Setup of JK:
// fifo
module fifo #(
    parameter DATA_WIDTH = 16,
    parameter DEPTH = 64, 
    parameter ALMOST_FULL_THRESH = 56,
    parameter ALMOST_EMPTY_THRESH = 8
)(
    input                   clk,
    input                   rst_n,        
    input                   wr_en,
    input  [DATA_WIDTH-1:0] wr_data,
    input                   rd_en,
    output reg [DATA_WIDTH-1:0] rd_data,
    output                  full,
    output                  empty,
    output                  almost_full,
    output                  almost_empty,
    output                  overflow_err,
    output                  underflow_err,
    output [DATA_WIDTH-1:0] fifo_count
);
Size in the first run: about 4100 cells after synthesis, roughly 0.045 sq mm of cells after synthesis.
Settings: LEC_CHECK=0, ABC_AREA=1, CAP_MARGIN=20, CELL_PAD_IN_SITES_DETAIL_PLACEMENT=0, CELL_PAD_IN_SITES_GLOBAL_PLACEMENT=0, CORE_MARGIN=2, CORE_UTILIZATION=72, CTS_CLUSTER_SIZE=76, PLACE_DENSITY=0.65, SETUP_SLACK_MARGIN=0.31, SLEW_MARGIN=20; clock period 1.76 ns.
run.sh (not shown) runs the stock make flow with config.mk's settings and CLKGATE_MAP_FILE=.
Complete run, failing final checks: JK, reason setup timing.
Input changes introduced in MS (baseline for comparison: JK):
- an added MAX_ROUTING_LAYER of met4
- a change of CAP_MARGIN from 20 to 5
Findings:
- STATUS run=MS STAGES=ALL_DONE FINAL_CHECKS=FAILED CAUSE=setup timing
- STATUS run=JK STAGES=ALL_DONE FINAL_CHECKS=FAILED CAUSE=setup timing
- [compare] base=JK new=MS: relative slew slack moved down, fraction of standard cell area that is sequential moved down, setup clock skew after layout moved up.
- Of the two candidates, JK has the better setup slack and MS the worse one.
- Wire: MS routes more than JK
- [compare] base=JK new=MS: clock latency of the later-clocked register in the worst-skew pair level, area growth from synthesis to layout moved up, proportion of power drawn by combinational gates moved up, switching part of the total moved up.
- Register-to-register slack delta for MS relative to JK: 0.13 ns lower
## Diff of input files: AL against MS
- swapping 0.65 for 0.6 in PLACE_DENSITY
- swapping 72 for 40 in CORE_UTILIZATION
- clearing SETUP_SLACK_MARGIN, which used to be 0.31
- clearing CELL_PAD_IN_SITES_GLOBAL_PLACEMENT, which used to be 0
- swapping 5 for 20 in CAP_MARGIN
- clearing CELL_PAD_IN_SITES_DETAIL_PLACEMENT, which used to be 0
- clearing CTS_CLUSTER_SIZE, which used to be 76
- clearing MAX_ROUTING_LAYER, which used to be met4
- clearing ABC_AREA, which used to be 1
- swapping 1.76 for 3.12 in the clock period (ns, I/O delays scaled along)
Notes after the runs:
Between MS and AL, required time reported for the critical path endpoint is higher for AL, MS comes in under that. AL ran to completion and came out clean on the timing, DRC and antenna checks. MS completed end to end; final checks failed (setup timing). Re sequential power: MS and AL aren't equal, and the higher value belongs to MS. AL: number of violations reported at the end of detailed-routing iteration 0 4497 below MS. Looking at main combinational cell family by area after synthesis, the simple AND/OR/NAND/NOR gates result is from MS; the multiplexers one comes from AL. On AL: clock skew is 0.011 ns higher than what MS gave. Post-synth area from yosys stat, AL vs MS: down by a little under 10%. The die outline height number comes out higher for AL vs MS.
What TR does differently from AL at the input level:
- setting ABC_AREA to 1 for the first time
- changing PLACE_DENSITY from 0.6 to 0.65
- setting SETUP_SLACK_MARGIN to -0.14 for the first time
- changing CORE_UTILIZATION from 40 to 72
- setting CELL_PAD_IN_SITES_GLOBAL_PLACEMENT to 0 for the first time
- setting CTS_CLUSTER_SIZE to 76 for the first time
- setting CELL_PAD_IN_SITES_DETAIL_PLACEMENT to 0 for the first time
- changing the clock period (ns, I/O delays scaled along) from 3.12 to 2.15
### Flow results
Although TR finished all stages, its layout failed final checks on setup timing.
Summary: with AL as the reference, synthesized cell count in TR moved up by more than 100%.
[TR vs AL] share of total power in combinational logic: higher in TR
TR ended up with read_pointer[0] as its beginning of the critical path; AL ended up with count[2].
Looking at final worst slack, TR sits below AL.
TR ends up with a final RePlAce weighted congestion that is 11% higher than in AL.
Setup changes, TR to PW
- a deleted SETUP_SLACK_MARGIN that had been -0.14
- a deleted ABC_AREA that had been 1
- a change of PLACE_DENSITY from 0.65 to 0.6
- a deleted CELL_PAD_IN_SITES_GLOBAL_PLACEMENT that had been 0
- a deleted CTS_CLUSTER_SIZE that had been 76
- an added CTS_CLUSTER_DIAMETER of 388
- a deleted CELL_PAD_IN_SITES_DETAIL_PLACEMENT that had been 0
- a change of the clock period (ns, I/O delays scaled along) from 2.15 to 2.65
- PW: all stages done; final checks FAILED (setup timing).
- Diff TR -> PW: post-placement cell area went down by 0.0041 sq mm; via count of the first global-routing pass fell by 30%; sequential share of power moved up; initial core utilization closely matched the old numbers; fmax decreased by about 13% relative to the old numbers.
- A standard cell with the maximum stage delay on the critical path of or4_4 is what PW shows, while dfrtp_4 belongs to TR.
- First-iteration DRC count was higher in TR than in PW.
- The final reports for PW and TR show number of non-filler instances in the completed layout lower in the former.
- Number of resized instances in the post-cts repair step: PW < TR
- Looking only at routed length on met1, and setting everything else aside, the higher value of TR and PW goes to TR.
- First-pass GRT wire length was higher in TR than in PW.
- PW vs TR on synthesized instance count: PW is the lower one.

========
fifo again, from the RTL that the note above started with.
make LEC_CHECK=0 ABC_AREA=0 CAP_MARGIN=20 CELL_PAD_IN_SITES_DETAIL_PLACEMENT=0 CELL_PAD_IN_SITES_GLOBAL_PLACEMENT=1 CORE_MARGIN=4 CORE_UTILIZATION=57 GPL_ROUTABILITY_DRIVEN=0 PLACE_DENSITY_LB_ADDON=0.14 SETUP_SLACK_MARGIN=0.05 SLEW_MARGIN=20 TNS_END_PERCENT=95 finish   # period 2.28 ns
The starting point finished but failed the layout checks on negative setup slack.
Rerun with:
ABC_AREA = default   (was 0)
CELL_PAD_IN_SITES_DETAIL_PLACEMENT = default   (was 0)
CELL_PAD_IN_SITES_GLOBAL_PLACEMENT = default   (was 1)
CORE_MARGIN = 2   (was 4)
CORE_UTILIZATION = 40   (was 57)
GPL_ROUTABILITY_DRIVEN = default   (was 0)
PLACE_DENSITY = 0.6   (was default)
PLACE_DENSITY_LB_ADDON = default   (was 0.14)
SETUP_SLACK_MARGIN = 0.39   (was 0.05)
TNS_END_PERCENT = default   (was 95)
clock period = 3.12 ns   (was 2.28 ns; I/O delays follow)
What happened: Now the flow went through all stages and came out clean. Final area shrinks by 5.3%. Global-route usage is lower by 7.7 points. Sequential power went down by 26%. Worst hold slack gets worse by 160 ps. Register-to-register slack is better by 870 ps. Synthesized cell count stays the same. Non-clock buffer count is lower by 175. Worst setup slack gets better by 830 ps.
Rerun with:
ABC_AREA = 1   (was default)
CELL_PAD_IN_SITES_DETAIL_PLACEMENT = 0   (was default)
CELL_PAD_IN_SITES_GLOBAL_PLACEMENT = 0   (was default)
CORE_ASPECT_RATIO = 1.06   (was default)
CORE_UTILIZATION = 66   (was 40)
PLACE_DENSITY = default   (was 0.6)
SETUP_SLACK_MARGIN = -0.17   (was 0.39)
clock period = 2.28 ns   (was 3.12 ns; I/O delays follow)
Effect: Now the flow completed, yet does not pass: negative setup slack. Design area rose by 7.1%. Worst setup slack degrades by 500 ps. Global-route usage goes up by 17 points.
Rerun with:
CTS_CLUSTER_DIAMETER = 27   (was default)
SETUP_SLACK_MARGIN = 0.59   (was -0.17)
The new run ran to the end with violations: negative setup slack. Final area increases by about a fifth. Synthesized cell count is unchanged. Cell count increases by a few percent. Sequential share of layout area decreases by 8.5 points. Count of clock-buffer cells in the layout increases by 83. Setup slack got worse by 28 ps. Via count increases by roughly a tenth. Sequential cell count does not change.
Power and IR drop assume default switching activity.
